P:
Design audio_core, start of the top module:
module audio_core
(
	input AUD_BCLK,
	input rst,
	input [2:0]SW,
	input AUD_ADCLRCK,
	input AUD_ADCDAT,
	input AUD_DACLRCK,
	output AUD_DACDAT
);
For scale: about 210 flip-flops, ~50000 um^2 of cells after synthesis.
export LEC_CHECK = 0
export ABC_AREA = 1
export CAP_MARGIN = 5
export CORE_MARGIN = 2
export CORE_UTILIZATION = 72
export CTS_CLUSTER_DIAMETER = 210
export CTS_CLUSTER_SIZE = 72
export HOLD_SLACK_MARGIN = 0.28
export MAX_ROUTING_LAYER = met4
export SLEW_MARGIN = 40
create_clock -name core_clock -period 19.0 [get_ports {AUD_BCLK}]
run.sh (not shown) runs the stock make flow with config.mk's settings and CLKGATE_MAP_FILE=.
P failed in global routing with ODB-0269.
For Q, these inputs were changed with respect to P:
Settings: ABC_AREA: 1 -> unset; HOLD_SLACK_MARGIN: 0.28 -> unset; CTS_CLUSTER_SIZE: 72 -> unset; CORE_UTILIZATION: 72 -> 40; CAP_MARGIN: 5 -> 20; SLEW_MARGIN: 40 -> 20; CTS_CLUSTER_DIAMETER: 210 -> unset; MAX_ROUTING_LAYER: met4 -> unset; the clock period (ns, I/O delays scaled along): 19.0 -> 27.7.
## What came out
Of P and Q, only Q finishes the flow clean. P did not run to completion, as it errored out during global routing. Summed instance area of the synthesized netlist ends up lower on P. From P to Q the numbers moved as follows: async set or reset register ratio after synthesis held, chip area line of the yosys report now larger, placer's final routability congestion estimate went down by 7.9%, multiplexer area fraction after synthesis now larger.

========
Starting RTL as in the previous note.
Settings: LEC_CHECK=0, CAP_MARGIN=15, CORE_MARGIN=2, CORE_UTILIZATION=72, CTS_CLUSTER_DIAMETER=354, CTS_CLUSTER_SIZE=99, PLACE_DENSITY=0.37, SETUP_SLACK_MARGIN=-0.46, SLEW_MARGIN=20; clock period 16.7 ns.
The baseline ended with an error in global routing (GRT-0116).
Then changed:
CAP_MARGIN = 20   (was 15)
CORE_UTILIZATION = 40   (was 72)
CTS_CLUSTER_DIAMETER = unset   (was 354)
CTS_CLUSTER_SIZE = unset   (was 99)
PLACE_DENSITY = unset   (was 0.37)
SETUP_SLACK_MARGIN = 1.69   (was -0.46)
clock period = 27.7 ns   (was 16.7 ns; I/O delays follow)
Now the flow passed the timing, DRC and antenna checks.
Synthesized area does not change.
Die size rose by 79%.
Synthesized cell count does not change.
Then changed:
CORE_UTILIZATION = 71   (was 40)
SETUP_SLACK_MARGIN = unset   (was 1.69)
clock period = 22.7 ns   (was 27.7 ns; I/O delays follow)
Clock-buffer cell count shrinks by 6.
Clock skew shrinks by 8.7 ps.
Sequential cell count does not change.
Via count climbs by 6.9%.
Synthesized cell count does not change.
Die area drops by 43%.
Synthesized area does not change.
Then changed:
CORE_UTILIZATION = 64   (was 71)
CTS_CLUSTER_DIAMETER = 354   (was unset)
CTS_CLUSTER_SIZE = 99   (was unset)
PLACE_DENSITY = 0.37   (was unset)
clock period = 16.7 ns   (was 22.7 ns; I/O delays follow)
What happened: The changed run never finished: it broke off in global routing, error GRT-0232; die area increases by roughly a tenth; area after synthesis does not change; synthesized cell count stays the same.
Then changed:
CORE_UTILIZATION = 54   (was 64)
CTS_CLUSTER_DIAMETER = unset   (was 354)
CTS_CLUSTER_SIZE = unset   (was 99)
PLACE_DENSITY = unset   (was 0.37)
SETUP_SLACK_MARGIN = 4.52   (was unset)
clock period = 15.4 ns   (was 16.7 ns; I/O delays follow)
What happened:
- The changed run ran to the end with violations: negative setup slack
- area after synthesis is unchanged
- die size climbs by 18%
- synthesized cell count stays the same

========
Starting RTL as in the previous note.
## audio_core
module audio_core
(
	input AUD_BCLK,
	input rst,
	input [2:0]SW,
	input AUD_ADCLRCK,
	input AUD_ADCDAT,
	input AUD_DACLRCK,
	output AUD_DACDAT
);
export LEC_CHECK = 0
export CAP_MARGIN = 20
export CELL_PAD_IN_SITES_DETAIL_PLACEMENT = 0
export CORE_ASPECT_RATIO = 1.17
export CORE_MARGIN = 2
export CORE_UTILIZATION = 71
export CTS_CLUSTER_DIAMETER = 206
export HOLD_SLACK_MARGIN = 0.02
export PLACE_DENSITY_LB_ADDON = 0.03
export SLEW_MARGIN = 35
export TNS_END_PERCENT = 40
create_clock -name core_clock -period 18.7 [get_ports {AUD_BCLK}]
The starting point aborted during global routing.
==> next run, changes <==
==> flow/config.mk (replaced) <==
export PLATFORM = sky130hd
export DESIGN_NAME = audio_core
export DESIGN_NICKNAME = audio_core
export VERILOG_FILES = /design/flow/design.v
export SDC_FILE = /design/flow/constraint.sdc
export NUM_CORES = 4
export LEC_CHECK = 0
export CAP_MARGIN = 15
export CORE_MARGIN = 2
export CORE_UTILIZATION = 71
export MAX_ROUTING_LAYER = met4
export SLEW_MARGIN = 20
==> flow/constraint.sdc (replaced) <==
create_clock -name core_clock -period 18.5 [get_ports {AUD_BCLK}]
set_input_delay 3.7000 -clock core_clock [delete_from_list [all_inputs] [get_ports {AUD_BCLK}]]
set_output_delay 3.7000 -clock core_clock [all_outputs]
set_load 0.01 [all_outputs]
The new run died in global routing.
Die size is about the same.
Area after synthesis stays the same.
Synthesized cell count is unchanged.
==> next run, changes <==
--- a/flow/config.mk
+++ b/flow/config.mk
@@ -7,6 +7,6 @@
 export LEC_CHECK = 0
-export CAP_MARGIN = 15
+export ABC_AREA = 1
+export CAP_MARGIN = 20
 export CORE_MARGIN = 2
-export CORE_UTILIZATION = 71
-export MAX_ROUTING_LAYER = met4
+export CORE_UTILIZATION = 69
 export SLEW_MARGIN = 20
==> flow/constraint.sdc (replaced) <==
create_clock -name core_clock -period 28.1 [get_ports {AUD_BCLK}]
set_input_delay 5.6200 -clock core_clock [delete_from_list [all_inputs] [get_ports {AUD_BCLK}]]
set_output_delay 5.6200 -clock core_clock [all_outputs]
set_load 0.01 [all_outputs]
The changed run went through all stages and came out clean. Die area drops by 6.5%. Synthesized area drops by 9.2%. Synthesized cell count climbs by 8.8%.
==> next run, changes <==
--- a/flow/config.mk
+++ b/flow/config.mk
@@ -7,6 +7,7 @@
 export LEC_CHECK = 0
-export ABC_AREA = 1
 export CAP_MARGIN = 20
 export CORE_MARGIN = 2
-export CORE_UTILIZATION = 69
+export CORE_UTILIZATION = 58
+export CTS_CLUSTER_DIAMETER = 192
+export CTS_CLUSTER_SIZE = 53
 export SLEW_MARGIN = 20
==> flow/constraint.sdc (replaced) <==
create_clock -name core_clock -period 13.4 [get_ports {AUD_BCLK}]
set_input_delay 2.6800 -clock core_clock [delete_from_list [all_inputs] [get_ports {AUD_BCLK}]]
set_output_delay 2.6800 -clock core_clock [all_outputs]
set_load 0.01 [all_outputs]
- The changed run failed in global routing, error GRT-0232
- die size rises by 31%
- synthesized cell count shrinks by 8.1%
- synthesized area rose by 10%
